--- flow/design.v ---
module ALU(
	input 			[15:0]	a,
	input 			[15:0]	b,
	input 			[3:0] 	opcode,
	output	reg 	[15:0]	out
);
always @(a, b, opcode) begin
	case (opcode)
		4'b0000: out <= b;			 
		4'b0001: out <= a + b;
		4'b0010: out <= a * b;
		4'b0011: out <= (b == 16'd0) ? 16'hFFFF : a / b;	 
		4'b0100: out <= a > b;
		4'b0101: out <= a == b;
		4'b0110: out <= a >> b;
		4'b0111: out <= a << b;
		4'b1000: out <= a - b;
		4'b1001: out <= a >>> b;	 
		4'b1010: out <= ~a;
		4'b1011: out <= a < b;		
		4'b1100: out <= a & b;		 
		4'b1101: out <= a | b;		 
		4'b1110: out <= a ^ b;		 
		4'b1111: out <= 16'd0;		 
		default: out <= 16'd0;
	endcase
end
endmodule 
module Mux_2(
	input 	 		select,
	input [15:0] 	a,
	input [15:0] 	b,
	output [15:0] 	out
);
assign out = select? b : a;
endmodule 
module Sign_ext_8(
	input 	[7:0] 	a,
	output 	[15:0] 	out
);
assign out = {{8{a[7]}}, a};
endmodule 
module Reg(
	input 						enable,
	input 						clk,
	input 						rst,
	input 			[15:0] 	D,
	output 	reg	[15:0] 	Q
);
always @(posedge clk) begin
	if (rst) Q <= 16'd0;
	else case (enable)
		1'b1:		Q <= D;
		1'b0:		Q <= Q;
		default: Q <= Q;
	endcase
end
endmodule 
module Register_file(
	input							clk,
	input							rst,
	input 						read_enable,
	input							write_enable,
	input 			[3:0]		reg1,
	input				[3:0]		reg2,
	input				[15:0] 	in_data,
	output	reg	[15:0]	out_data1,
	output	reg	[15:0]	out_data2
);
	reg [15:0]	enable;
	wire [15:0] r_out [0:15];
	Reg r0 (.enable(enable[0]), .clk(clk), .rst(rst), .D(in_data), .Q(r_out[0]));
	Reg r1 (.enable(enable[1]), .clk(clk), .rst(rst), .D(in_data), .Q(r_out[1]));
	Reg r2 (.enable(enable[2]), .clk(clk), .rst(rst), .D(in_data), .Q(r_out[2]));
	Reg r3 (.enable(enable[3]), .clk(clk), .rst(rst), .D(in_data), .Q(r_out[3]));
	Reg r4 (.enable(enable[4]), .clk(clk), .rst(rst), .D(in_data), .Q(r_out[4]));
	Reg r5 (.enable(enable[5]), .clk(clk), .rst(rst), .D(in_data), .Q(r_out[5]));
	Reg r6 (.enable(enable[6]), .clk(clk), .rst(rst), .D(in_data), .Q(r_out[6]));
	Reg r7 (.enable(enable[7]), .clk(clk), .rst(rst), .D(in_data), .Q(r_out[7]));
	Reg r8 (.enable(enable[8]), .clk(clk), .rst(rst), .D(in_data), .Q(r_out[8]));
	Reg r9 (.enable(enable[9]), .clk(clk), .rst(rst), .D(in_data), .Q(r_out[9]));
	Reg r10 (.enable(enable[10]), .clk(clk), .rst(rst), .D(in_data), .Q(r_out[10]));
	Reg r11 (.enable(enable[11]), .clk(clk), .rst(rst), .D(in_data), .Q(r_out[11]));
	Reg r12 (.enable(enable[12]), .clk(clk), .rst(rst), .D(in_data), .Q(r_out[12]));
	Reg r13 (.enable(enable[13]), .clk(clk), .rst(rst), .D(in_data), .Q(r_out[13]));
	Reg r14 (.enable(enable[14]), .clk(clk), .rst(rst), .D(in_data), .Q(r_out[14]));
	Reg r15 (.enable(enable[15]), .clk(clk), .rst(rst), .D(in_data), .Q(r_out[15]));
always @(*) begin
	case (read_enable)
		1'b1:	begin
			out_data1 = r_out[reg1];
			out_data2 = r_out[reg2];
		end
		default: begin
			out_data1 = 16'd0;
			out_data2 = 16'd0;
		end
	endcase
	case (write_enable)
		1'b1: enable = 16'd1 << reg1;
		default: enable = 16'd0;
	endcase
end
endmodule
module PC_counter(
	input 						replace,		 
	input 						increment,	 
	input 						add,			 
	input 						clk,
	input 						rst,
	input 			[15:0] 	D,
	output 	reg	[15:0] 	Q
);
always @(posedge clk) begin
	if (rst) begin
		Q <= 16'd0;
	end else if (replace) begin
		Q <= D;
	end else if (increment) begin
		Q <= Q + 1'b1;
	end else if (add) begin
		Q <= Q + D;
	end
end
endmodule 
module tick_FSM(
	input					clk,
	input					rst,
	output reg	[4:0]	tick
);
always @(posedge clk) begin
	if (rst) tick <= 5'b10000;
	else case (tick)
		5'b10000: 	tick <= 5'b01000;		 
		5'b01000: 	tick <= 5'b00100;		 
		5'b00100: 	tick <= 5'b00010;		 
		5'b00010: 	tick <= 5'b00001;		 
		5'b00001: 	tick <= 5'b10000;		 
		default: 	tick <= 5'b10000;
	endcase
end
endmodule 
module Control_unit(
	input 						clk,
	input 						rst,
	input							enable,
	input 			[15:0] 	instruction,
	input				[4:0]		tick,
	input 			[15:0]	alu_out,
	output			[3:0]		Reg_a,
	output			[3:0] 	Reg_b,
	output 			[7:0] 	Sign_ext_in,
	output	reg				Reg_r_enable,
	output	reg				Reg_w_enable,
	output 	reg				ALU_mux,				 
	output	reg				Sign_mux,			 
	output 	reg				write_data_mux,
	output 	reg				disp_enable,
	output 	reg	[2:0] 	PC_enables,
	output	reg	[3:0] 	ALU_op
);
assign Reg_a = instruction[11:8];
assign Reg_b = instruction[7:4];
assign Sign_ext_in = instruction[7:0];
reg				Reg_r_enable_q, Reg_w_enable_q, ALU_mux_q, Sign_mux_q, write_data_mux_q, disp_enable_q;
reg		[2:0]	PC_enables_q;
reg		[3:0]	ALU_op_q;
always @(posedge clk) begin
	if (rst) begin
		Reg_r_enable_q <= 1'b0;
		Reg_w_enable_q <= 1'b0;
		ALU_mux_q <= 1'b0;
		Sign_mux_q <= 1'b0;
		write_data_mux_q <= 1'b0;
		disp_enable_q <= 1'b0;
		PC_enables_q <= 3'b0;
		ALU_op_q <= 4'b0;
	end else begin
		Reg_r_enable_q <= Reg_r_enable;
		Reg_w_enable_q <= Reg_w_enable;
		ALU_mux_q <= ALU_mux;
		Sign_mux_q <= Sign_mux;
		write_data_mux_q <= write_data_mux;
		disp_enable_q <= disp_enable;
		PC_enables_q <= PC_enables;
		ALU_op_q <= ALU_op;
	end
end
always @(*) begin
	Reg_r_enable = Reg_r_enable_q;
	Reg_w_enable = Reg_w_enable_q;
	ALU_mux = ALU_mux_q;
	Sign_mux = Sign_mux_q;
	write_data_mux = write_data_mux_q;
	disp_enable = disp_enable_q;
	PC_enables = PC_enables_q;
	ALU_op = ALU_op_q;
	case (enable)
		1'b1: begin
			case (tick)
				5'b10000: begin
					Reg_w_enable = 1'b0;
					disp_enable = 1'b0;
					case (instruction[15:12])
						4'b0000: begin
						end
						4'b1111: begin
						end
						default: begin
						end
					endcase
				end
				5'b01000: begin
					Sign_mux = 1'b1;
					case (instruction[15:12])
						4'b0000: begin
							Reg_r_enable = 1'b1;
						end
						4'b1111: begin
						end
						default: begin
							Reg_r_enable = 1'b1;
						end
					endcase
				end
				5'b00100: begin
					Reg_r_enable = 1'b0;
					case (instruction[15:12])
						4'b0000: begin
							ALU_mux = 1'b0;					 
							ALU_op = instruction[3:0];		 
						end
						4'b1111: begin
						end
						default: begin
							ALU_mux = 1'b1;		 
							case (instruction[15:12])
								4'b0001: ALU_op = 4'b0001;	 
								4'b0010: ALU_op = 4'b0000;	 
								4'b0011: ALU_op = 4'b1100;	 
								4'b0100: ALU_op = 4'b1101;	 
								4'b0101: ALU_op = 4'b1110;	 
								4'b0110: ALU_op = 4'b0111;	 
								4'b0111: ALU_op = 4'b0110;	 
								4'b1000: ALU_op = 4'b1001;	 
								4'b1001: ALU_op = 4'b1010;	 
								4'b1010: begin 					 
									Sign_mux = 1'b0;
									ALU_op = 4'b0101;
								end
								4'b1011: begin						 
									Sign_mux = 1'b0;
									ALU_op = 4'b0100;	
								end
								4'b1100: begin						 
									Sign_mux = 1'b0;
									ALU_op = 4'b1011;	
								end
								4'b1101: ;	 
								4'b1110: ;	 
								default: ALU_op = 4'b0000;
							endcase
						end
					endcase
				end
				5'b00010: begin
					case (instruction[15:12])
						4'b0000: begin
						end
						4'b1111: begin
						end
						default: begin
						end
					endcase
				end
				5'b00001: begin
					case (instruction[15:12])
						4'b0000: begin
							write_data_mux = 1'b0;
							Reg_w_enable = 1'b1;
							PC_enables = 3'b010;
						end
						4'b1111: begin
						end
						default: begin
							case (instruction[15:12])
								4'b1001: disp_enable = 1'b1;	 
								4'b1010: begin 					 
									PC_enables = alu_out[0]? 3'b100 : 3'b010;
								end
								4'b1011: begin						 
									PC_enables = alu_out[0]? 3'b100 : 3'b010;
								end
								4'b1100: begin						 
									PC_enables = alu_out[0]? 3'b100 : 3'b010;
								end
								4'b1101: ;	 
								4'b1110: ;	 
								default: begin
									write_data_mux = 1'b0;
									Reg_w_enable = 1'b1;
									PC_enables = 3'b010;
								end
							endcase
						end
					endcase
				end
				default: begin	 
				end
			endcase
		end
		default: begin
			Reg_r_enable = 1'b0;
			Reg_w_enable = 1'b0;
			ALU_op = 4'b0;
		end
	endcase
end
endmodule 
module RISC_16(
	output	[15:0]		t_alu_in1, 
	output	[15:0]		t_alu_in2,
	output	[15:0]		t_alu_out,
	input 				clk,
	input 				rst,			 
	input 				enable,
	input 	[15:0] 	instruction,
	output 	[4:0] 	tick_out,
	output 	[15:0] 	display
);
assign 	t_alu_in1 = alu_in1; 
assign	t_alu_in2 = alu_in2;
assign 	t_alu_out = alu_out;
wire 	[15:0] 	alu_out;
wire 	[3:0]		reg_a, reg_b;
wire 	[3:0] 	alu_op;
wire	[2:0]		pc_enables;
wire 				reg_r_enable, reg_w_enable, alu_mux, w_data_mux, sign_mux, disp_enable; 
wire 	[15:0] 	alu_in1, alu_in2, reg_in1, reg_in2, reg_out2, reg_data_in, sign_out, sign_mux_out, pc_out;
wire 	[7:0] 	sign_in;
wire	[4:0]		tick;
assign tick_out = tick;
Control_unit C0 (
	.clk(clk),
	.rst(rst),
	.enable(enable),
	.instruction(instruction),
	.tick(tick),
	.alu_out(alu_out),
	.Reg_a(reg_a),
	.Reg_b(reg_b),
	.Sign_ext_in(sign_in),
	.Reg_r_enable(reg_r_enable),
	.Reg_w_enable(reg_w_enable),
	.ALU_mux(alu_mux),
	.Sign_mux(sign_mux),
	.write_data_mux(w_data_mux),
	.disp_enable(disp_enable),
	.PC_enables(pc_enables),
	.ALU_op(alu_op)
);
Register_file R0 (
	.clk(clk),
	.rst(rst),
	.read_enable(reg_r_enable),
	.write_enable(reg_w_enable),
	.reg1(reg_a),
	.reg2(reg_b),
	.in_data(reg_data_in),
	.out_data1(alu_in1),
	.out_data2(reg_out2)
);
PC_counter PC(
	.replace(pc_enables[0]),
	.increment(pc_enables[1]),
	.add(pc_enables[2]),
	.clk(clk),
	.rst(rst),
	.D(sign_out),
	.Q(pc_out)
);
ALU Alu (
	.a(alu_in1),
	.b(alu_in2),
	.opcode(alu_op),
	.out(alu_out)
);
tick_FSM Tick (
	.clk(clk),
	.rst(rst),
	.tick(tick)
);
Mux_2 ALU_mux (
	.select(alu_mux),
	.a(reg_out2),
	.b(sign_mux_out),
	.out(alu_in2)
);
Mux_2 Write_data_mux (
	.select(w_data_mux),
	.a(alu_out),
	.b(alu_out),		 
	.out(reg_data_in)
);
Mux_2 Sign_ext_mux(
	.select(sign_mux),
	.a(16'd0),
	.b(sign_out),		
	.out(sign_mux_out)
);
Sign_ext_8 sign_x (
	.a(sign_in),
	.out(sign_out)
);
Reg disp_register(
	.enable(disp_enable),
	.clk(clk),
	.rst(rst),
	.D(~alu_out),
	.Q(display)			 
);
endmodule 
--- flow/run.sh ---
#!/bin/bash
# the make line also repeats each setting of config.mk as NAME=value (left out here)
make -C /OpenROAD-flow-scripts/flow DESIGN_CONFIG=/design/flow/config.mk WORK_HOME=/design/flow/orfs CLKGATE_MAP_FILE= finish
--- flow/config.mk ---
export PLATFORM = sky130hd
export DESIGN_NAME = RISC_16
export DESIGN_NICKNAME = RISC_16
export VERILOG_FILES = /design/flow/design.v
export SDC_FILE = /design/flow/constraint.sdc
export NUM_CORES = 4
export LEC_CHECK = 0
export ABC_AREA = 1
export CAP_MARGIN = 20
export CORE_MARGIN = 2
export CORE_UTILIZATION = 72
export CTS_CLUSTER_DIAMETER = 293
export CTS_CLUSTER_SIZE = 60
export HOLD_SLACK_MARGIN = -0.08
export MAX_ROUTING_LAYER = met4
export PLACE_DENSITY = 0.65
export SLEW_MARGIN = 20
export TNS_END_PERCENT = 40
--- flow/constraint.sdc ---
create_clock -name core_clock -period 49.1 [get_ports {clk}]
set_input_delay 9.8200 -clock core_clock [delete_from_list [all_inputs] [get_ports {clk}]]
set_output_delay 9.8200 -clock core_clock [all_outputs]
set_load 0.01 [all_outputs]
==> results.yml, run 1 <==
# physical design summary
placed_design:
  gp_congestion: 1.185
  io_buffers: 87
  dp.cells: 4912
  place_hpwl_um: 78790
clock_network:
  htreeDepth: 1
  clock-root-buffer: "clkbuf_16"
  clockBufferDepth: 3
  cts_buffers: 8
  cts_sinks: 286
global_routing:
  grt_use_total_pct: 70.73
  grt_overflow: 72
yosys:
  postSynthSeqShare_pct: 20.65
  ys_async_sr_fraction_pct: 0
  mux_area_share_pct: 0.03610
  netlist_area_um2: 27730
  floorplan.nets: 4536
  top_cells_by_count: "nand2_1, inv_1, o21ai_0"
  netlist_instances: 4198
  simple_gate_share_pct: 27.32
  avgSynthCellArea_um2: 6.606
  ff_type: "dfxtp_1"
  top_cells_by_area: "dfxtp_1, nand2_1, ha_1"
  ys_sh_aoi_pct: 22.60
  ys_sh_adder_pct: 16.61
  xor_area_share_pct: 3.253
  ys_chip_area_um2: 27730
  topCombFamilyByArea: "simple AND/OR/NAND/NOR gates"
  yosysWarnings: 6
  ys_cells: 4198
  yosys.area.top_type: "dfxtp_1"
  netlist.area_leader.share_pct: 20.65
  synth_flop_count: 286
  ys_types: 68
  edf_count: 0
  top_cell: "nand2_1"
floorplan:
  die_w_um: 200.3
  core_util_floorplan_pct: 73.45
  die-area_um2: 40100
  die_h_um: 200.3
  rows: 71
  core_area_um2: 37760
  io-pin-count: 88
run_status:
  failing_step: "5_1_grt"
  outcome: "stopped before the end"
  first-error: "[ERROR GRT-0232] Routing congestion too high. Check the congestion heatmap in the GUI."
## per-layer routing
layer | GRT usage, % | overflow
met1 | 71.55 | 0
met2 | 90.77 | 48
met3 | 46.44 | 0
met4 | 65.32 | 24
met5 | - | -
## repair_timing
action	4_1_cts
setup endpoints to repair	2
pin swaps	17
hold buffers	0
endpoints found under the hold margin	0
setup buffers	11
resized	48
## through the flow
| step | hold slack [ns] | cell area [um^2] | worst slack (ns) | utilization [%] |
|---|---|---|---|---|
| after detailed placement | 0.4898 | 30790 | -1.436 | 81.54 |
| after floorplan | 0.5013 | 27750 | 0.07823 | - |
| after CTS | 0.5347 | 31250 | 0.003148 | 82.78 |
| after global placement | 0.4841 | 30790 | 0.2669 | 81.54 |
==> inputs of run 2 (changes only) <==
CAP_MARGIN = 0   (was 20)
CORE_ASPECT_RATIO = 1.46   (was unset)
CORE_UTILIZATION = 69   (was 72)
CTS_CLUSTER_DIAMETER = 287   (was 293)
CTS_CLUSTER_SIZE = 99   (was 60)
HOLD_SLACK_MARGIN = unset   (was -0.08)
MAX_ROUTING_LAYER = unset   (was met4)
PLACE_DENSITY = 0.4   (was 0.65)
TNS_END_PERCENT = unset   (was 40)
clock period = 48.0 ns   (was 49.1 ns; I/O delays follow)
==> run 2 against run 1 <==
Net effect: synthesized cell count is the same; area after synthesis is the same; die size grew 4.3%; the flow again stops in 5_1_grt.
==> results.yml, run 2 <==
# physical design summary
yosys:
  ys_sh_aoi_pct: 22.60
  yosys.area.top_type: "dfxtp_1"
  top_cell: "nand2_1"
  top_cells_by_area: "dfxtp_1, nand2_1, ha_1"
  netlist_instances: 4198
  floorplan.nets: 4536
  netlist_area_um2: 27730
  xor_area_share_pct: 3.253
  mux_area_share_pct: 0.03610
  netlist.area_leader.share_pct: 20.65
  top_cells_by_count: "nand2_1, inv_1, o21ai_0"
  topCombFamilyByArea: "simple AND/OR/NAND/NOR gates"
  synth_flop_count: 286
  postSynthSeqShare_pct: 20.65
  avgSynthCellArea_um2: 6.606
  ff_type: "dfxtp_1"
  ys_cells: 4198
  ys_types: 68
  ys_sh_adder_pct: 16.61
  edf_count: 0
  ys_chip_area_um2: 27730
  ys_async_sr_fraction_pct: 0
  yosysWarnings: 6
  simple_gate_share_pct: 27.32
floorplan:
  core_area_um2: 39640
  io-pin-count: 88
  die_h_um: 246.2
  die_w_um: 169.9
  core_util_floorplan_pct: 69.96
  rows: 88
  die-area_um2: 41840
run_status:
  first-error: "[ERROR GRT-0232] Routing congestion too high. Check the congestion heatmap in the GUI."
  outcome: "stopped before the end"
  failing_step: "5_1_grt"
clock_network:
  cts_sinks: 286
  clock-root-buffer: "clkbuf_16"
  clockBufferDepth: 3
  cts_buffers: 6
  htreeDepth: 1
  ctsHoldBuffers: 0
global_routing:
  grt_overflow: 1750
  grt_use_total_pct: 88.04
placed_design:
  gp_congestion: 1.101
  dp.cells: 5078
  place_hpwl_um: 84990
  io_buffers: 87
## run 2: stage by stage
step / util, % / instance area (um^2) / worst slack (ns) / setup TNS [ns]
3_5_place_dp: 81.37 / 32250 / -2.000 / -3.043
4_1_cts: 83.50 / 33100 / 0.004498 / 0
2_1_floorplan: - / 27810 / 0.03198 / 0
3_3_place_gp: 81.37 / 32250 / -0.2679 / -0.2679
## run 2: metal layers
layer,global-route usage [%],overflow
met4,93.77,501
met5,51.21,13
met3,71.00,77
met2,108.1,1101
met1,82.64,58
## run 2: repair_timing
item / in CTS
setup endpoints to repair: 2
gates resized: 103
gates cloned: 0
setup buffers: 48
pin swaps: 79
==> inputs of run 3 (changes only) <==
ABC_AREA = unset   (was 1)
CAP_MARGIN = 20   (was 0)
CELL_PAD_IN_SITES_DETAIL_PLACEMENT = 1   (was unset)
CORE_ASPECT_RATIO = 1.6   (was 1.46)
CORE_UTILIZATION = 61   (was 69)
CTS_CLUSTER_DIAMETER = unset   (was 287)
CTS_CLUSTER_SIZE = unset   (was 99)
GPL_TIMING_DRIVEN = 0   (was unset)
PLACE_DENSITY = unset   (was 0.4)
SETUP_SLACK_MARGIN = 5.0   (was unset)
clock period = 70.0 ns   (was 48.0 ns; I/O delays follow)
==> run 3 against run 2 <==
Net effect: the flow again stops in 5_1_grt; die size grew 21%; synthesized cell count fell by 6.7%; area after synthesis is 7.3% higher.
==> results.yml, run 3 <==
# physical design summary
yosys:
  top_cell: "nand2_1"
  ys_sh_aoi_pct: 26.37
  netlist_instances: 3917
  ys_async_sr_fraction_pct: 0
  top_cells_by_count: "nand2_1, nor2_1, dfxtp_1"
  ff_type: "dfxtp_1"
  edf_count: 0
  topCombFamilyByArea: "AND-OR/OR-AND gates"
  netlist_area_um2: 29760
  avgSynthCellArea_um2: 7.598
  simple_gate_share_pct: 23.43
  synth_flop_count: 286
  top_cells_by_area: "dfxtp_1, ha_1, nand2_1"
  ys_sh_adder_pct: 15.48
  mux_area_share_pct: 5.587
  yosys.area.top_type: "dfxtp_1"
  ys_cells: 3917
  netlist.area_leader.share_pct: 19.24
  ys_chip_area_um2: 29760
  ys_types: 112
  floorplan.nets: 4255
  xor_area_share_pct: 3.098
  postSynthSeqShare_pct: 19.24
  yosysWarnings: 6
floorplan:
  io-pin-count: 88
  die-area_um2: 50620
  die_w_um: 178.6
  core_area_um2: 48240
  rows: 102
  core_util_floorplan_pct: 61.69
  die_h_um: 283.4
run_status:
  outcome: "stopped before the end"
  failing_step: "5_1_grt"
  first-error: "[ERROR GRT-0116] Global routing finished with congestion. Check the congestion regions in the DRC Viewer."
clock_network:
  clockBufferDepth: 3
  clock-root-buffer: "clkbuf_16"
  cts_buffers: 25
  cts_sinks: 286
  htreeDepth: 1
placed_design:
  place_hpwl_um: 157600
  io_buffers: 86
  gp_congestion: 1.358
  dp_slack_ns: -3.536
  dp.cells: 4640
global_routing:
  grt_use_total_pct: 108.4
  grt_overflow: 6823
==> run 3: metrics by stage <==
step	area, um^2	util, %
2_1_floorplan	29760	-
3_3_place_gp	31400	65.10
3_5_place_dp	31680	65.68
4_1_cts	33230	68.88
==> run 3: timing repair <==
action | in CTS
endpoints found under the setup margin | 3
cloned | 1
gates resized | 144
pin swaps | 19
buffers inserted | 24
hold buffers | 0
==> run 3: per-layer routing <==
metal,overflow,track usage (%)
met5,11,47.02
met1,92,90.70
met3,92,79.47
met2,5588,152.3
met4,1040,115.1
==> inputs of run 4 (changes only) <==
CELL_PAD_IN_SITES_DETAIL_PLACEMENT = unset   (was 1)
CORE_ASPECT_RATIO = unset   (was 1.6)
CORE_UTILIZATION = 31   (was 61)
CTS_CLUSTER_SIZE = 30   (was unset)
GPL_ROUTABILITY_DRIVEN = 0   (was unset)
GPL_TIMING_DRIVEN = unset   (was 0)
HOLD_SLACK_MARGIN = -0.06   (was unset)
SETUP_SLACK_MARGIN = unset   (was 5.0)
==> run 4 against run 3 <==
Net effect: now clean on timing, DRC and antenna; synthesized cell count stayed put; area after synthesis stayed put; die size is 95% higher.
==> results.yml, run 4 <==
# yosys + openroad results
final_timing:
  setup_viol_count_final: 0
  worst_pin_slew_ns: 1.299
  slew_violations: 0
  fin_skew_ns: 0.02554
  hold_violations: 0
  relSlewSlack_pct: 13.23
  setup_tns_ns: 0
  period_needed_ns: 67.38
  finalCritPeriodShare_pct: 96.26
  fmax_ghz: 0.01484
global_routing:
  grt_pass1_vias: 30000
  grt_max_degree: 158
  grt_pass1_wl_um: 200400
  antenna_found_initial: 7
  grt_overflow: 0
  grt_use_total_pct: 26.77
cells_and_area:
  logic_area_um2: 22150
  regArea_um2: 5725
  syn_to_final_growth_pct: 10.49
  fill_cells: 10140
  design_area_um2: 32880
  finalNetCount: 4230
  final_cells: 5179
yosys:
  ys_cells: 3917
  simple_gate_share_pct: 23.43
  avgSynthCellArea_um2: 7.598
  netlist.area_leader.share_pct: 19.24
  ys_async_sr_fraction_pct: 0
  yosysWarnings: 6
  netlist_instances: 3917
  top_cells_by_count: "nand2_1, nor2_1, dfxtp_1"
  synth_flop_count: 286
  top_cell: "nand2_1"
  netlist_area_um2: 29760
  top_cells_by_area: "dfxtp_1, ha_1, nand2_1"
  topCombFamilyByArea: "AND-OR/OR-AND gates"
  edf_count: 0
  ys_chip_area_um2: 29760
  postSynthSeqShare_pct: 19.24
  ff_type: "dfxtp_1"
  floorplan.nets: 4255
  mux_area_share_pct: 5.587
  yosys.area.top_type: "dfxtp_1"
  xor_area_share_pct: 3.098
  ys_sh_aoi_pct: 26.37
  ys_sh_adder_pct: 15.48
  ys_types: 112
clock_network:
  cts_buffers: 31
  cts_tree: "done"
  ctsHoldBuffers: 0
  clock-root-buffer: "clkbuf_16"
  cts_setup_buffers: 0
  cts_sinks: 286
  clock_latency_ns: 0.61
  clockBufferDepth: 3
  htreeDepth: 1
  clkTransAtPathRegs_ns: 0.07
detailed_routing:
  drc: 0
  drtIter0Drc: 4721
  first_pass_iters: 12
  postRouteAntennaNets: 0
  vias_per_cell: 6.231
  vias: 32270
  wirelength_um: 137700
  wl_per_cell_um: 26.58
floorplan:
  die_w_um: 313.9
  io-pin-count: 88
  rows: 113
  core_area_um2: 95010
  die_h_um: 313.9
  die-area_um2: 98500
  core_util_floorplan_pct: 31.33
min_path:
  hold_depth: 2
  min_to: "R0.r11.Q[9]"
  hold_class: "flop to flop"
  holdCritStartpoint: "R0.r11.Q[9]"
setup_path:
  crit_end: "t_alu_out[0]"
  r2r_slack_ns: 31.51
  cp-start-kind: "primary input"
  end_kind: "output pin"
  cp_num_buf_inv: 11
  critPathTopFamily: "AND-OR/OR-AND gates"
  cpMaxStageDelayCell: "nor2b_1"
  crit_required_ns: 56.00
  r2r_start: "Tick.tick[1]"
  r2r_cells: 155
  critPathMaxStageDelay_ns: 0.95
  critPathKind: "primary input to output pin"
  arrival_ns: 53.38
  r2r_end: "R0.r14.Q[0]"
  path_common_cell: "o21a_1"
  path_depth: 157
  cp_max_fo: 56
  worstSetupStartpoint: "instruction[7]"
placed_design:
  placed_area_um2: 31920
  place_hpwl_um: 99110
  io_buffers: 87
  dp.cells: 5123
run_status:
  outcome: "complete, no violations"
flow_run:
  cap_violations: 0
  warning_count: 69
==> run 4: through the flow <==
| step | setup slack, ns | hold WS [ns] | utilization [%] |
|---|---|---|---|
| 2_1_floorplan | 9.753 | 0.4366 | - |
| 3_3_place_gp | 4.611 | 0.4517 | 33.58 |
| 3_5_place_dp | 3.585 | 0.4554 | 33.60 |
| 4_1_cts | 3.366 | 0.4643 | 34.58 |
| 5_1_grt | -0.002924 | 0.4909 | 34.60 |
| 6_report | 2.615 | 0.4738 | 34.61 |
==> run 4: cell type report <==
| class | instances | share of cell area (%) |
|---|---|---|
| multi-input cells | 3158 | 67.34 |
| flip-flops and latches | 286 | 17.41 |
| repair buffers | 195 | 5.076 |
| well taps | 1265 | 4.813 |
| clock buffers | 42 | 2.576 |
| inverters | 220 | 2.511 |
| clock inverters | 10 | 0.2473 |
| diodes | 3 | 0.02283 |
==> run 4: routing by layer <==
| layer | share of wire, % | wire length (um) | GRT usage [%] | up-vias |
|---|---|---|---|---|
| met5 | 0.056 | 77 | 0 | - |
| met3 | 13 | 17620 | 8.022 | 637 |
| met2 | 41 | 56220 | 39.42 | 2300 |
| met4 | 7.8 | 10690 | 16.53 | 10 |
| li1 | - | - | - | 14120 |
| met1 | 39 | 53080 | 34.15 | 15200 |
==> run 4: timing repair <==
| action | in CTS | in global routing |
|---|---|---|
| gates resized | 0 | 1 |
| endpoints found under the setup margin | 0 | 1 |
| endpoints found under the hold margin | 0 | 0 |
==> inputs of run 5 (changes only) <==
ABC_AREA = 0   (was unset)
CAP_MARGIN = 10   (was 20)
CELL_PAD_IN_SITES_DETAIL_PLACEMENT = 1   (was unset)
CELL_PAD_IN_SITES_GLOBAL_PLACEMENT = 0   (was unset)
CORE_ASPECT_RATIO = 1.13   (was unset)
CORE_MARGIN = 7   (was 2)
CORE_UTILIZATION = 44   (was 31)
CTS_CLUSTER_SIZE = unset   (was 30)
HOLD_SLACK_MARGIN = unset   (was -0.06)
MIN_ROUTING_LAYER = met2   (was unset)
PLACE_DENSITY = 0.75   (was unset)
SETUP_SLACK_MARGIN = -2.0   (was unset)
SLEW_MARGIN = 5   (was 20)
TNS_END_PERCENT = 75   (was unset)
clock period = 59.6 ns   (was 70.0 ns; I/O delays follow)
==> run 5 against run 4 <==
Net effect: the flow now stops in 5_1_grt; die size fell by 24%; synthesized cell count did not move; area after synthesis did not move.
==> results.yml, run 5 <==
# physical design summary
floorplan:
  die_w_um: 258.7
  rows: 101
  die_h_um: 290.5
  io-pin-count: 88
  core_area_um2: 67100
  core_util_floorplan_pct: 44.35
  die-area_um2: 75130
yosys:
  yosys.area.top_type: "dfxtp_1"
  top_cells_by_count: "nand2_1, nor2_1, dfxtp_1"
  topCombFamilyByArea: "AND-OR/OR-AND gates"
  avgSynthCellArea_um2: 7.598
  yosysWarnings: 6
  postSynthSeqShare_pct: 19.24
  top_cells_by_area: "dfxtp_1, ha_1, nand2_1"
  edf_count: 0
  xor_area_share_pct: 3.098
  netlist_area_um2: 29760
  ys_types: 112
  netlist.area_leader.share_pct: 19.24
  synth_flop_count: 286
  ys_sh_adder_pct: 15.48
  top_cell: "nand2_1"
  mux_area_share_pct: 5.587
  floorplan.nets: 4255
  ff_type: "dfxtp_1"
  netlist_instances: 3917
  ys_cells: 3917
  simple_gate_share_pct: 23.43
  ys_chip_area_um2: 29760
  ys_async_sr_fraction_pct: 0
  ys_sh_aoi_pct: 26.37
placed_design:
  dp_slack_ns: -2.800
  io_buffers: 87
  place_hpwl_um: 118100
clock_network:
  cts_buffers: 29
  clock-root-buffer: "clkbuf_16"
  ctsHoldBuffers: 0
  htreeDepth: 1
  clockBufferDepth: 3
  cts_sinks: 286
global_routing:
  grt_overflow: 1978
  grt_use_total_pct: 85.93
run_status:
  first-error: "[ERROR GRT-0116] Global routing finished with congestion. Check the congestion regions in the DRC Viewer."
  failing_step: "5_1_grt"
  outcome: "stopped before the end"
[run 5: stage by stage]
stage	area, um^2	cells
CTS	32920	4829
detailed placement	31680	4767
global placement	31680	4767
floorplan	29760	3917
[run 5: what timing repair did]
action,4_1_cts
buffers inserted,6
resized,2
setup endpoints to repair,1
pin swaps,3
gates cloned,2
[run 5: routing by layer]
layer / GRT overflow / GRT usage (%)
met1: - / -
met2: 564 / 85.25
met3: 810 / 92.25
met4: 463 / 80.39
met5: 141 / 72.11
==> inputs of run 6 (changes only) <==
ABC_AREA = 1   (was 0)
CORE_ASPECT_RATIO = 1.72   (was 1.13)
CORE_UTILIZATION = 30   (was 44)
==> run 6 against run 5 <==
Net effect: the flow again stops in 5_1_grt; area after synthesis is 6.8% lower; die size is 35% higher; synthesized cell count is 7.2% higher.
==> results.yml, run 6 <==
# physical design summary
yosys:
  synth_flop_count: 286
  floorplan.nets: 4536
  netlist.area_leader.share_pct: 20.65
  netlist_area_um2: 27730
  yosys.area.top_type: "dfxtp_1"
  ys_sh_aoi_pct: 22.60
  simple_gate_share_pct: 27.32
  avgSynthCellArea_um2: 6.606
  ys_types: 68
  edf_count: 0
  topCombFamilyByArea: "simple AND/OR/NAND/NOR gates"
  yosysWarnings: 6
  postSynthSeqShare_pct: 20.65
  ys_sh_adder_pct: 16.61
  ys_chip_area_um2: 27730
  ys_cells: 4198
  top_cells_by_area: "dfxtp_1, nand2_1, ha_1"
  ff_type: "dfxtp_1"
  top_cell: "nand2_1"
  netlist_instances: 4198
  ys_async_sr_fraction_pct: 0
  mux_area_share_pct: 0.03610
  top_cells_by_count: "nand2_1, inv_1, o21ai_0"
  xor_area_share_pct: 3.253
floorplan:
  rows: 146
  core_util_floorplan_pct: 30.18
  die_h_um: 412.7
  core_area_um2: 91890
  die_w_um: 245.8
  io-pin-count: 88
  die-area_um2: 101500
global_routing:
  grt_overflow: 389
  grt_use_total_pct: 58.08
clock_network:
  clock-root-buffer: "clkbuf_16"
  cts_sinks: 286
  htreeDepth: 1
  clockBufferDepth: 3
  cts_buffers: 24
placed_design:
  io_buffers: 87
  placed_area_um2: 30010
  place_hpwl_um: 107300
run_status:
  outcome: "stopped before the end"
  first-error: "[ERROR GRT-0116] Global routing finished with congestion. Check the congestion regions in the DRC Viewer."
  failing_step: "5_1_grt"
## run 6: what timing repair did
item	4_1_cts
cloned	1
setup buffers	0
setup endpoints to repair	2
pin swaps	1
hold buffers	0
hold endpoints to repair	0
resized	11
## run 6: stage by stage
stage,setup slack (ns),std cells
2_1_floorplan,5.597,4198
3_3_place_gp,1.065,5371
3_5_place_dp,-3.404,5371
4_1_cts,-1.932,5414
## run 6: layer usage
metal | track usage [%] | GRT overflow
met1 | - | -
met2 | 61.48 | 74
met3 | 60.80 | 172
met4 | 49.53 | 106
met5 | 44.86 | 37
==> inputs of run 7 (changes only) <==
ABC_AREA = unset   (was 1)
CAP_MARGIN = 20   (was 10)
CELL_PAD_IN_SITES_DETAIL_PLACEMENT = unset   (was 1)
CELL_PAD_IN_SITES_GLOBAL_PLACEMENT = unset   (was 0)
CORE_ASPECT_RATIO = unset   (was 1.72)
CORE_MARGIN = 2   (was 7)
CORE_UTILIZATION = 58   (was 30)
CTS_CLUSTER_SIZE = 33   (was unset)
GPL_ROUTABILITY_DRIVEN = unset   (was 0)
HOLD_SLACK_MARGIN = 0.29   (was unset)
MIN_ROUTING_LAYER = unset   (was met2)
PLACE_DENSITY = unset   (was 0.75)
SETUP_SLACK_MARGIN = unset   (was -2.0)
SLEW_MARGIN = 20   (was 5)
TNS_END_PERCENT = unset   (was 75)
clock period = 61.4 ns   (was 59.6 ns; I/O delays follow)
==> run 7 against run 6 <==
Net effect: now clean on timing, DRC and antenna; synthesized cell count down 6.7%; die size down 48%; area after synthesis grew 7.3%.
==> results.yml, run 7 <==
# yosys + openroad results
cells_and_area:
  logic_area_um2: 22350
  finalNetCount: 4270
  design_area_um2: 32980
  syn_to_final_growth_pct: 10.80
  regArea_um2: 5725
  fill_cells: 4362
final_timing:
  setup_viol_count_final: 0
  fin_skew_ns: 0.01403
  slew_violations: 0
  period_needed_ns: 60.14
  hold_violations: 0
  worst_pin_slew_ns: 1.344
  finalCritPeriodShare_pct: 97.94
  setup_tns_ns: 0
  relSlewSlack_pct: 8.060
  fin_ws_ns: 1.263
  fmax_ghz: 0.01663
yosys:
  edf_count: 0
  yosys.area.top_type: "dfxtp_1"
  netlist.area_leader.share_pct: 19.24
  ys_sh_adder_pct: 15.48
  floorplan.nets: 4255
  ys_cells: 3917
  netlist_instances: 3917
  top_cell: "nand2_1"
  postSynthSeqShare_pct: 19.24
  xor_area_share_pct: 3.098
  synth_flop_count: 286
  ff_type: "dfxtp_1"
  netlist_area_um2: 29760
  yosysWarnings: 6
  top_cells_by_area: "dfxtp_1, ha_1, nand2_1"
  ys_async_sr_fraction_pct: 0
  ys_chip_area_um2: 29760
  avgSynthCellArea_um2: 7.598
  top_cells_by_count: "nand2_1, nor2_1, dfxtp_1"
  simple_gate_share_pct: 23.43
  ys_sh_aoi_pct: 26.37
  mux_area_share_pct: 5.587
  topCombFamilyByArea: "AND-OR/OR-AND gates"
  ys_types: 112
clock_network:
  cts_buffers: 31
  clock_latency_ns: 0.61
  cts_sinks: 286
  ctsHoldBuffers: 0
  htreeDepth: 1
  cts_tree: "done"
  clkTransAtPathRegs_ns: 0.06
  clock-root-buffer: "clkbuf_16"
  clockBufferDepth: 3
setup_path:
  end_kind: "output pin"
  r2r_cells: 160
  cp-start-kind: "primary input"
  path_depth: 158
  crit_required_ns: 49.12
  crit_end: "t_alu_out[0]"
  critPathTopFamily: "AND-OR/OR-AND gates"
  arrival_ns: 47.86
  cp_num_buf_inv: 16
  worstSetupStartpoint: "instruction[5]"
  critPathMaxStageDelay_ns: 0.66
  critPathKind: "primary input to output pin"
  r2r_start: "Tick.tick[1]"
  r2r_slack_ns: 26.04
  r2r_end: "R0.r7.Q[0]"
  cpMaxStageDelayCell: "o221ai_1"
  cp_max_fo: 38
global_routing:
  grt_use_total_pct: 56.48
  grt_max_degree: 125
  grt_pass1_wl_um: 222200
  antenna_found_initial: 15
  grt_pass1_vias: 32860
  grt_overflow: 0
placed_design:
  dp_slack_ns: -0.5839
  io_buffers: 87
  placed_area_um2: 31310
  gp_congestion: 1.163
  place_hpwl_um: 110800
floorplan:
  io-pin-count: 88
  rows: 83
  die_w_um: 230.5
  die-area_um2: 53140
  core_area_um2: 50990
  core_util_floorplan_pct: 58.37
  die_h_um: 230.5
flow_run:
  cap_violations: 0
  warning_count: 68
detailed_routing:
  drc: 0
  postRouteAntennaNets: 0
  vias: 35170
  first_pass_iters: 13
  wirelength_um: 155000
  wl_per_cell_um: 33.34
  vias_per_cell: 7.566
  drtIter0Drc: 6033
run_status:
  outcome: "complete, no violations"
min_path:
  holdCritStartpoint: "R0.r6.Q[9]"
  hold_depth: 2
  min_to: "R0.r6.Q[9]"
  hold_class: "flop to flop"
run 7: timing repair:
| action | CTS | global route |
|---|---|---|
| setup buffers | 3 | 20 |
| setup endpoints to repair | 1 | 2 |
| hold endpoints to repair | 0 | 0 |
| pin swaps | 1 | 6 |
| resized | 5 | 73 |
| cloned | 1 | 0 |
run 7: routing by layer:
layer	global-route usage, %	wire (um)	vias up
met4	45.58	17150	6
met5	1.103	61	-
met2	76.90	58960	3380
met3	27.98	26400	1193
li1	-	-	14210
met1	66.37	52410	16380
run 7: through the flow:
step | hold WS (ns) | util (%) | cells
after CTS | 0.4646 | 63.75 | 4616
after global routing | 0.4912 | 64.62 | 4637
final | 0.4688 | 64.67 | 4648
after global placement | 0.4564 | 61.35 | 4554
after detailed placement | 0.4678 | 61.41 | 4555
after floorplan | 0.4366 | - | 3917
run 7: cell type report:
class / instances / share of cell area [%]
repair buffers: 235 / 6.223
multi-input cells: 3158 / 67.77
inverters: 220 / 2.550
well taps: 680 / 2.580
flip-flops and latches: 286 / 17.36
clock buffers: 41 / 2.679
diodes: 12 / 0.09106
clock inverters: 16 / 0.7475
==> inputs of run 8 (changes only) <==
CORE_UTILIZATION = 40   (was 58)
CTS_CLUSTER_SIZE = unset   (was 33)
HOLD_SLACK_MARGIN = unset   (was 0.29)
clock period = 96.8 ns   (was 61.4 ns; I/O delays follow)
==> run 8 against run 7 <==
Net effect: critical endpoint unchanged; worst hold slack better by 0.0042 ns; still clean; core utilization is 21 points lower; highest routed layer is now met4; largest cell class unchanged; wire length fell by 6.8%; worst setup slack improved by 18 ns; design area down 0.80%.
==> results.yml, run 8 <==
# yosys + openroad results
yosys:
  edf_count: 0
  netlist_area_um2: 29760
  ys_types: 112
  postSynthSeqShare_pct: 19.24
  synth_flop_count: 286
  floorplan.nets: 4255
  top_cell: "nand2_1"
  ys_sh_adder_pct: 15.48
  topCombFamilyByArea: "AND-OR/OR-AND gates"
  ys_chip_area_um2: 29760
  avgSynthCellArea_um2: 7.598
  ys_sh_aoi_pct: 26.37
  ff_type: "dfxtp_1"
  simple_gate_share_pct: 23.43
  ys_cells: 3917
  xor_area_share_pct: 3.098
  top_cells_by_area: "dfxtp_1, ha_1, nand2_1"
  yosysWarnings: 6
  mux_area_share_pct: 5.587
  netlist.area_leader.share_pct: 19.24
  top_cells_by_count: "nand2_1, nor2_1, dfxtp_1"
  yosys.area.top_type: "dfxtp_1"
  ys_async_sr_fraction_pct: 0
  netlist_instances: 3917
detailed_routing:
  first_pass_iters: 6
  vias_per_cell: 6.496
  postRouteAntennaNets: 0
  vias: 31820
  drc: 0
  wl_per_cell_um: 29.49
  wirelength_um: 144500
  drtIter0Drc: 3756
clock_network:
  clkTransAtPathRegs_ns: 0.06
  clockBufferDepth: 3
  cts_sinks: 286
  cts_setup_buffers: 0
  htreeDepth: 1
  clock-root-buffer: "clkbuf_16"
  post_cts_resized: 0
  cts_buffers: 30
  clock_latency_ns: 0.62
  ctsHoldBuffers: 0
  cts_tree: "done"
global_routing:
  grt_use_total_pct: 36.39
  grt_pass1_vias: 30320
  grt_max_degree: 98
  grt_overflow: 0
  grt_pass1_wl_um: 209000
  antenna_found_initial: 2
placed_design:
  dp.cells: 4838
  io_buffers: 87
  gp_congestion: 1.087
  place_hpwl_um: 105200
  placed_area_um2: 31630
floorplan:
  io-pin-count: 88
  die-area_um2: 76600
  core_util_floorplan_pct: 40.18
  die_h_um: 276.8
  die_w_um: 276.8
  rows: 100
  core_area_um2: 74070
setup_path:
  path_depth: 156
  r2r_start: "Tick.tick[2]"
  path_common_cell: "o21a_1"
  cpMaxStageDelayCell: "nor4bb_2"
  end_kind: "output pin"
  cp_num_buf_inv: 10
  r2r_cells: 155
  critPathTopFamily: "AND-OR/OR-AND gates"
  crit_required_ns: 77.44
  r2r_end: "R0.r15.Q[0]"
  crit_end: "t_alu_out[0]"
  critPathKind: "primary input to output pin"
  worstSetupStartpoint: "instruction[4]"
  cp_max_fo: 62
  arrival_ns: 58.00
  r2r_slack_ns: 59.23
  critPathMaxStageDelay_ns: 1.13
  cp-start-kind: "primary input"
final_timing:
  slew_violations: 0
  rsz0062_at_grt: "false"
  setup_viol_count_final: 0
  worst_pin_slew_ns: 1.233
  period_needed_ns: 77.36
  relSlewSlack_pct: 17.61
  finalCritPeriodShare_pct: 79.92
  hold_violations: 0
  fmax_ghz: 0.01293
  setup_tns_ns: 0
  fin_skew_ns: 0.03320
min_path:
  min_to: "R0.r3.Q[7]"
  hold_depth: 2
  hold_class: "flop to flop"
  holdCritStartpoint: "R0.r3.Q[7]"
cells_and_area:
  final_core_util_pct: 44.16
  final_cells: 4898
  syn_to_final_growth_pct: 9.909
  finalNetCount: 4240
  fill_cells: 7672
  design_area_um2: 32710
flow_run:
  cap_violations: 0
  warning_count: 63
run_status:
  outcome: "complete, no violations"
==> run 8: per-stage QoR <==
stage	worst slack (ns)	hold WS (ns)
final	19.44	0.4729
after global routing	16.44	0.4932
after CTS	20.28	0.4734
after detailed placement	20.46	0.4649
after global placement	21.08	0.4557
after floorplan	25.83	0.4366
==> run 8: layout make-up <==
| class | instances | area, um^2 | area share (%) |
|---|---|---|---|
| clock inverter | 17 | 214.0 | 0.6541 |
| timing repair buffer | 207 | 1750 | 5.351 |
| multi-input combinational | 3157 | 22140 | 67.69 |
| sequential | 286 | 5725 | 17.50 |
| antenna | 3 | 7.507 | 0.02295 |
| inverter | 220 | 825.8 | 2.524 |
| tap | 969 | 1212 | 3.706 |
| clock buffer | 39 | 834.6 | 2.551 |
==> run 8: metal layers <==
layer	vias up	GRT usage, %	share of wire, %
met2	1964	55.63	43
met3	592	7.593	10
li1	14130	-	-
met5	-	0	0
met4	0	26.45	8.7
met1	15130	45.41	39
==> inputs of run 9 (changes only) <==
CELL_PAD_IN_SITES_DETAIL_PLACEMENT = 2   (was unset)
CORE_UTILIZATION = 31   (was 40)
CTS_CLUSTER_DIAMETER = 26   (was unset)
CTS_CLUSTER_SIZE = 32   (was unset)
GPL_ROUTABILITY_DRIVEN = 0   (was unset)
GPL_TIMING_DRIVEN = 0   (was unset)
HOLD_SLACK_MARGIN = -0.06   (was unset)
MIN_ROUTING_LAYER = met2   (was unset)
PLACE_DENSITY_LB_ADDON = 0.09   (was unset)
SLEW_MARGIN = 35   (was 20)
clock period = 43.8 ns   (was 96.8 ns; I/O delays follow)
==> run 9 against run 8 <==
Net effect: the flow now stops in 5_1_grt; area after synthesis unchanged; die size increased by 29%; synthesized cell count stayed put.
==> results.yml, run 9 <==
# physical design summary
yosys:
  xor_area_share_pct: 3.098
  synth_flop_count: 286
  ys_sh_adder_pct: 15.48
  floorplan.nets: 4255
  ys_chip_area_um2: 29760
  postSynthSeqShare_pct: 19.24
  simple_gate_share_pct: 23.43
  yosys.area.top_type: "dfxtp_1"
  top_cell: "nand2_1"
  mux_area_share_pct: 5.587
  topCombFamilyByArea: "AND-OR/OR-AND gates"
  netlist_area_um2: 29760
  top_cells_by_area: "dfxtp_1, ha_1, nand2_1"
  ys_async_sr_fraction_pct: 0
  avgSynthCellArea_um2: 7.598
  ys_cells: 3917
  ys_sh_aoi_pct: 26.37
  edf_count: 0
  yosysWarnings: 6
  netlist.area_leader.share_pct: 19.24
  ff_type: "dfxtp_1"
  ys_types: 112
  top_cells_by_count: "nand2_1, nor2_1, dfxtp_1"
  netlist_instances: 3917
floorplan:
  die_h_um: 313.9
  die_w_um: 313.9
  core_util_floorplan_pct: 31.33
  io-pin-count: 88
  die-area_um2: 98500
  rows: 113
  core_area_um2: 95010
run_status:
  failing_step: "5_1_grt"
  outcome: "stopped before the end"
  first-error: "[ERROR GRT-0116] Global routing finished with congestion. Check the congestion regions in the DRC Viewer."
placed_design:
  placed_area_um2: 33310
  io_buffers: 86
  place_hpwl_um: 143800
clock_network:
  cts_sinks: 286
  clockBufferDepth: 3
  clock-root-buffer: "clkbuf_16"
  cts_buffers: 72
  ctsHoldBuffers: 0
  htreeDepth: 3
global_routing:
  grt_overflow: 195
  grt_use_total_pct: 69.58
==> run 9: per-stage QoR <==
stage | utilization, % | std cells | hold WS [ns] | setup WS, ns
floorplan | - | 3917 | 0.4366 | -2.378
global placement | 34.50 | 5268 | 0.4630 | -11.78
detailed placement | 35.06 | 5284 | 0.4742 | -11.33
CTS | 39.38 | 5520 | 0.4806 | -4.880
==> run 9: routing by layer <==
layer	global-route usage [%]	overflow
met5	45.45	22
met4	52.46	25
met3	77.72	129
met1	-	-
met2	73.79	19
==> run 9: what timing repair did <==
| action | CTS |
|---|---|
| gates resized | 186 |
| endpoints found under the hold margin | 0 |
| setup endpoints to repair | 21 |
| gates cloned | 1 |
| pin swaps | 82 |
| buffers inserted | 112 |
==> inputs of run 10 (changes only) <==
ABC_AREA = 1   (was unset)
CELL_PAD_IN_SITES_DETAIL_PLACEMENT = unset   (was 2)
CORE_UTILIZATION = 70   (was 31)
CTS_CLUSTER_DIAMETER = unset   (was 26)
CTS_CLUSTER_SIZE = unset   (was 32)
GPL_ROUTABILITY_DRIVEN = unset   (was 0)
GPL_TIMING_DRIVEN = unset   (was 0)
HOLD_SLACK_MARGIN = unset   (was -0.06)
MIN_ROUTING_LAYER = unset   (was met2)
PLACE_DENSITY_LB_ADDON = unset   (was 0.09)
SLEW_MARGIN = 20   (was 35)
clock period = 20.3 ns   (was 43.8 ns; I/O delays follow)
==> run 10 against run 9 <==
Net effect: synthesized cell count grew 7.2%; the run again fails in 5_1_grt; die size shrank 58%; area after synthesis shrank 6.8%.
==> results.yml, run 10 <==
# physical design summary
run_status:
  outcome: "stopped before the end"
  failing_step: "5_1_grt"
  first-error: "[ERROR GRT-0116] Global routing finished with congestion. Check the congestion regions in the DRC Viewer."
yosys:
  ff_type: "dfxtp_1"
  mux_area_share_pct: 0.03610
  synth_flop_count: 286
  ys_types: 68
  ys_sh_aoi_pct: 22.60
  netlist_instances: 4198
  postSynthSeqShare_pct: 20.65
  floorplan.nets: 4536
  top_cell: "nand2_1"
  avgSynthCellArea_um2: 6.606
  top_cells_by_count: "nand2_1, inv_1, o21ai_0"
  xor_area_share_pct: 3.253
  simple_gate_share_pct: 27.32
  netlist_area_um2: 27730
  ys_cells: 4198
  ys_sh_adder_pct: 16.61
  topCombFamilyByArea: "simple AND/OR/NAND/NOR gates"
  top_cells_by_area: "dfxtp_1, nand2_1, ha_1"
  yosysWarnings: 6
  ys_async_sr_fraction_pct: 0
  ys_chip_area_um2: 27730
  edf_count: 0
  netlist.area_leader.share_pct: 20.65
  yosys.area.top_type: "dfxtp_1"
clock_network:
  ctsHoldBuffers: 0
  clock-root-buffer: "clkbuf_16"
  clockBufferDepth: 3
  cts_sinks: 286
  cts_buffers: 27
  htreeDepth: 1
placed_design:
  place_hpwl_um: 91450
  gp_congestion: 1.192
  io_buffers: 87
  dp_slack_ns: -18.61
global_routing:
  grt_use_total_pct: 93.87
  grt_overflow: 1359
floorplan:
  core_util_floorplan_pct: 71.25
  die_h_um: 203.0
  die-area_um2: 41220
  rows: 72
  core_area_um2: 38920
  io-pin-count: 88
  die_w_um: 203.0
-- run 10: what timing repair did --
action                                  4_1_cts
setup buffers                                42
resized                                      72
endpoints found under the setup margin      128
pin swaps                                    71
cloned                                        2
-- run 10: layer usage --
layer	global-route usage (%)	GRT overflow
met5	60.60	10
met1	89.35	64
met4	101.6	430
met2	107.3	780
met3	83.15	75
-- run 10: stage by stage --
stage                     hold WS [ns]  util [%]  std cells   TNS, ns  instance area, um^2
after floorplan                 0.5013         -       4198   -723.94                28310
after global placement          0.4873     89.66       5399   -802.66                34890
after detailed placement        0.4977     89.66       5399  -1060.35                34890
after CTS                       0.5226     94.00       5492   -917.43                36580
==> inputs of run 11 (changes only) <==
CAP_MARGIN = 10   (was 20)
CORE_ASPECT_RATIO = 0.85   (was unset)
CORE_UTILIZATION = 72   (was 70)
CTS_CLUSTER_DIAMETER = 304   (was unset)
CTS_CLUSTER_SIZE = 61   (was unset)
HOLD_SLACK_MARGIN = -0.09   (was unset)
MAX_ROUTING_LAYER = met4   (was unset)
MIN_ROUTING_LAYER = met1   (was unset)
SETUP_SLACK_MARGIN = 4.79   (was unset)
SLEW_MARGIN = 5   (was 20)
clock period = 51.4 ns   (was 20.3 ns; I/O delays follow)
==> run 11 against run 10 <==
Net effect: the flow again stops in 5_1_grt; area after synthesis stayed put; die size is 2.7% lower; synthesized cell count stayed put.
==> results.yml, run 11 <==
# physical design summary
run_status:
  outcome: "stopped before the end"
  failing_step: "5_1_grt"
  first-error: "[ERROR GRT-0232] Routing congestion too high. Check the congestion heatmap in the GUI."
placed_design:
  io_buffers: 87
  gp_congestion: 1.154
  place_hpwl_um: 77280
  dp.cells: 4752
  dp_slack_ns: -1.111
yosys:
  netlist_area_um2: 27730
  netlist_instances: 4198
  ys_sh_aoi_pct: 22.60
  ys_sh_adder_pct: 16.61
  top_cell: "nand2_1"
  top_cells_by_area: "dfxtp_1, nand2_1, ha_1"
  edf_count: 0
  mux_area_share_pct: 0.03610
  ys_types: 68
  xor_area_share_pct: 3.253
  ff_type: "dfxtp_1"
  yosys.area.top_type: "dfxtp_1"
  netlist.area_leader.share_pct: 20.65
  ys_chip_area_um2: 27730
  synth_flop_count: 286
  top_cells_by_count: "nand2_1, inv_1, o21ai_0"
  floorplan.nets: 4536
  simple_gate_share_pct: 27.32
  yosysWarnings: 6
  topCombFamilyByArea: "simple AND/OR/NAND/NOR gates"
  ys_async_sr_fraction_pct: 0
  ys_cells: 4198
  avgSynthCellArea_um2: 6.606
  postSynthSeqShare_pct: 20.65
floorplan:
  core_util_floorplan_pct: 72.68
  rows: 66
  core_area_um2: 38150
  io-pin-count: 88
  die-area_um2: 40110
  die_w_um: 216.9
  die_h_um: 184.9
global_routing:
  grt_use_total_pct: 85.30
  grt_overflow: 262
clock_network:
  htreeDepth: 1
  cts_buffers: 8
  cts_sinks: 286
  clockBufferDepth: 3
  clock-root-buffer: "clkbuf_16"
-- run 11: what timing repair did --
item | in CTS
setup endpoints to repair | 3
gates cloned | 3
resized | 112
buffers inserted | 86
hold buffers | 0
pin swaps | 93
-- run 11: metrics by stage --
step,setup TNS [ns],instance area (um^2)
detailed placement,-1.111,29750
CTS,0,30990
floorplan,0,28010
global placement,0,29750
-- run 11: metal layers --
metal / global-route usage (%) / GRT overflow
met5: - / -
met4: 74.68 / 68
met3: 73.88 / 34
met2: 96.49 / 127
met1: 87.46 / 33
==> inputs of run 12 (changes only) <==
ABC_AREA = unset   (was 1)
CAP_MARGIN = 20   (was 10)
CORE_ASPECT_RATIO = unset   (was 0.85)
CORE_UTILIZATION = 64   (was 72)
CTS_CLUSTER_DIAMETER = unset   (was 304)
CTS_CLUSTER_SIZE = unset   (was 61)
HOLD_SLACK_MARGIN = unset   (was -0.09)
MAX_ROUTING_LAYER = unset   (was met4)
MIN_ROUTING_LAYER = unset   (was met1)
SETUP_SLACK_MARGIN = unset   (was 4.79)
SLEW_MARGIN = 20   (was 5)
clock period = 30.7 ns   (was 51.4 ns; I/O delays follow)
==> run 12 against run 11 <==
Net effect: the run again fails in 5_1_grt; synthesized cell count fell by 6.7%; area after synthesis up 7.3%; die size rose by 20%.
==> results.yml, run 12 <==
# physical design summary
clock_network:
  cts_buffers: 31
  clock-root-buffer: "clkbuf_16"
  cts_sinks: 286
  htreeDepth: 1
  clockBufferDepth: 3
placed_design:
  placed_area_um2: 37760
  place_hpwl_um: 115500
  dp.cells: 5273
  dp_slack_ns: -11.64
  gp_congestion: 1.273
  io_buffers: 87
floorplan:
  die_w_um: 219.6
  die_h_um: 219.6
  rows: 79
  core_area_um2: 46260
  core_util_floorplan_pct: 64.34
  die-area_um2: 48240
  io-pin-count: 88
run_status:
  first-error: "[ERROR GRT-0116] Global routing finished with congestion. Check the congestion regions in the DRC Viewer."
  outcome: "stopped before the end"
  failing_step: "5_1_grt"
yosys:
  ys_chip_area_um2: 29760
  ff_type: "dfxtp_1"
  synth_flop_count: 286
  netlist_area_um2: 29760
  ys_cells: 3917
  top_cells_by_count: "nand2_1, nor2_1, dfxtp_1"
  ys_sh_aoi_pct: 26.37
  yosys.area.top_type: "dfxtp_1"
  floorplan.nets: 4255
  xor_area_share_pct: 3.098
  top_cells_by_area: "dfxtp_1, ha_1, nand2_1"
  avgSynthCellArea_um2: 7.598
  top_cell: "nand2_1"
  simple_gate_share_pct: 23.43
  mux_area_share_pct: 5.587
  postSynthSeqShare_pct: 19.24
  ys_async_sr_fraction_pct: 0
  topCombFamilyByArea: "AND-OR/OR-AND gates"
  netlist.area_leader.share_pct: 19.24
  edf_count: 0
  yosysWarnings: 6
  ys_sh_adder_pct: 15.48
  ys_types: 112
  netlist_instances: 3917
global_routing:
  grt_use_total_pct: 82.61
  grt_overflow: 422
## run 12: what timing repair did
action                     CTS
hold buffers                 0
buffers inserted           202
setup endpoints to repair   57
gates cloned                10
pin swaps                  172
gates resized              279
## run 12: metal layers
| metal | GRT usage, % | GRT overflow |
|---|---|---|
| met1 | 82.85 | 18 |
| met2 | 96.68 | 210 |
| met3 | 69.83 | 27 |
| met4 | 80.31 | 163 |
| met5 | 47.40 | 4 |
==> inputs of run 13 (changes only) <==
CORE_UTILIZATION = 56   (was 64)
clock period = 37.9 ns   (was 30.7 ns; I/O delays follow)
==> run 13 against run 12 <==
Net effect: the layout now fails its checks (negative setup slack); synthesized cell count unchanged; area after synthesis unchanged; die size increased by 14%.
==> results.yml, run 13 <==
# yosys + openroad results
run_status:
  outcome: "complete, but fails checks"
  so_faults: "negative setup slack"
detailed_routing:
  postRouteAntennaNets: 0
  wirelength_um: 166100
  wl_per_cell_um: 30.95
  first_pass_iters: 17
  vias_per_cell: 7.184
  drc: 0
  drtIter0Drc: 6984
  vias: 38540
final_timing:
  fin_skew_ns: 0.02842
  fmax_ghz: 0.02246
  setup_tns_ns: -14.40
  hold_slack_ns: 0.4770
  setup_viol_count_final: 4
  fin_ws_ns: -6.615
  finalCritPeriodShare_pct: 117.5
  period_needed_ns: 44.52
  slew_violations: 0
  relSlewSlack_pct: 8.433
  rsz0062_at_grt: "true"
  worst_pin_slew_ns: 1.368
  hold_violations: 0
yosys:
  edf_count: 0
  ys_types: 112
  netlist.area_leader.share_pct: 19.24
  top_cells_by_area: "dfxtp_1, ha_1, nand2_1"
  ys_sh_adder_pct: 15.48
  simple_gate_share_pct: 23.43
  netlist_area_um2: 29760
  ys_cells: 3917
  top_cells_by_count: "nand2_1, nor2_1, dfxtp_1"
  avgSynthCellArea_um2: 7.598
  netlist_instances: 3917
  floorplan.nets: 4255
  ys_async_sr_fraction_pct: 0
  ys_sh_aoi_pct: 26.37
  ff_type: "dfxtp_1"
  postSynthSeqShare_pct: 19.24
  synth_flop_count: 286
  yosys.area.top_type: "dfxtp_1"
  mux_area_share_pct: 5.587
  top_cell: "nand2_1"
  topCombFamilyByArea: "AND-OR/OR-AND gates"
  yosysWarnings: 6
  xor_area_share_pct: 3.098
  ys_chip_area_um2: 29760
clock_network:
  clockBufferDepth: 3
  cts_tree: "done"
  clock-root-buffer: "clkbuf_16"
  htreeDepth: 1
  clock_latency_ns: 0.63
  cts_sinks: 286
  clkTransAtPathRegs_ns: 0.07
  cts_buffers: 28
floorplan:
  die-area_um2: 55010
  die_w_um: 234.5
  core_area_um2: 52550
  core_util_floorplan_pct: 56.64
  die_h_um: 234.5
  rows: 84
  io-pin-count: 88
cells_and_area:
  final_core_util_pct: 74.99
  finalNetCount: 4975
  logic_area_um2: 23330
  fill_cells: 3891
  design_area_um2: 39410
  regArea_um2: 5725
  syn_to_final_growth_pct: 32.40
setup_path:
  critPathTopFamily: "AND-OR/OR-AND gates"
  end_kind: "output pin"
  cp_max_fo: 8
  cpMaxStageDelayCell: "nor2b_1"
  r2r_slack_ns: 7.73
  r2r_end: "R0.r11.Q[0]"
  worstSetupStartpoint: "instruction[5]"
  cp-start-kind: "primary input"
  r2r_cells: 164
  crit_required_ns: 30.32
  cp_num_buf_inv: 18
  path_common_cell: "o21a_1"
  arrival_ns: 36.94
  critPathMaxStageDelay_ns: 0.54
  path_depth: 163
  critPathKind: "primary input to output pin"
  r2r_start: "Tick.tick[2]"
  crit_end: "t_alu_out[0]"
min_path:
  hold_depth: 2
  hold_class: "flop to flop"
  min_to: "R0.r0.Q[6]"
  holdCritStartpoint: "R0.r0.Q[6]"
global_routing:
  grt_overflow: 0
  grt_pass1_wl_um: 234900
  grt_use_total_pct: 57.92
  grt_pass1_vias: 36020
  antenna_found_initial: 20
  grt_max_degree: 130
placed_design:
  gp_congestion: 1.231
  placed_area_um2: 36190
  place_hpwl_um: 118700
  io_buffers: 87
flow_run:
  warning_count: 72
  cap_violations: 0
[run 13: layer usage]
| layer | vias up | GRT usage (%) | wire [um] | part of all wire (%) |
|---|---|---|---|---|
| met2 | 3813 | 77.41 | 61950 | 37 |
| li1 | 15620 | - | - | - |
| met3 | 1383 | 31.94 | 30090 | 18 |
| met4 | 26 | 43.67 | 17460 | 11 |
| met1 | 17700 | 67.74 | 55840 | 34 |
| met5 | - | 8.393 | 732 | 0.44 |
[run 13: repair_timing]
| item | 4_1_cts | 5_1_grt |
|---|---|---|
| resized | 164 | 63 |
| pin swaps | 120 | 75 |
| hold buffers | 0 | 0 |
| hold endpoints to repair | 0 | 0 |
| setup endpoints to repair | 4 | 21 |
| cloned | 4 | 0 |
| buffers inserted | 113 | 40 |
[run 13: final cells by class]
class                      count  share of cell area (%)
antenna                       18                  0.1143
clock buffer                  32                   1.816
clock inverter                20                  0.7049
inverter                     220                   2.121
multi-input combinational   3157                   59.21
sequential                   286                   14.53
tap                          688                   2.185
timing repair buffer         944                   19.32
[run 13: stage by stage]
step,worst slack [ns],std cells
finish,-6.615,5365
global route,-7.469,5355
CTS,-4.843,5308
detailed placement,-7.252,5139
global placement,-6.095,5139
floorplan,-5.914,3917
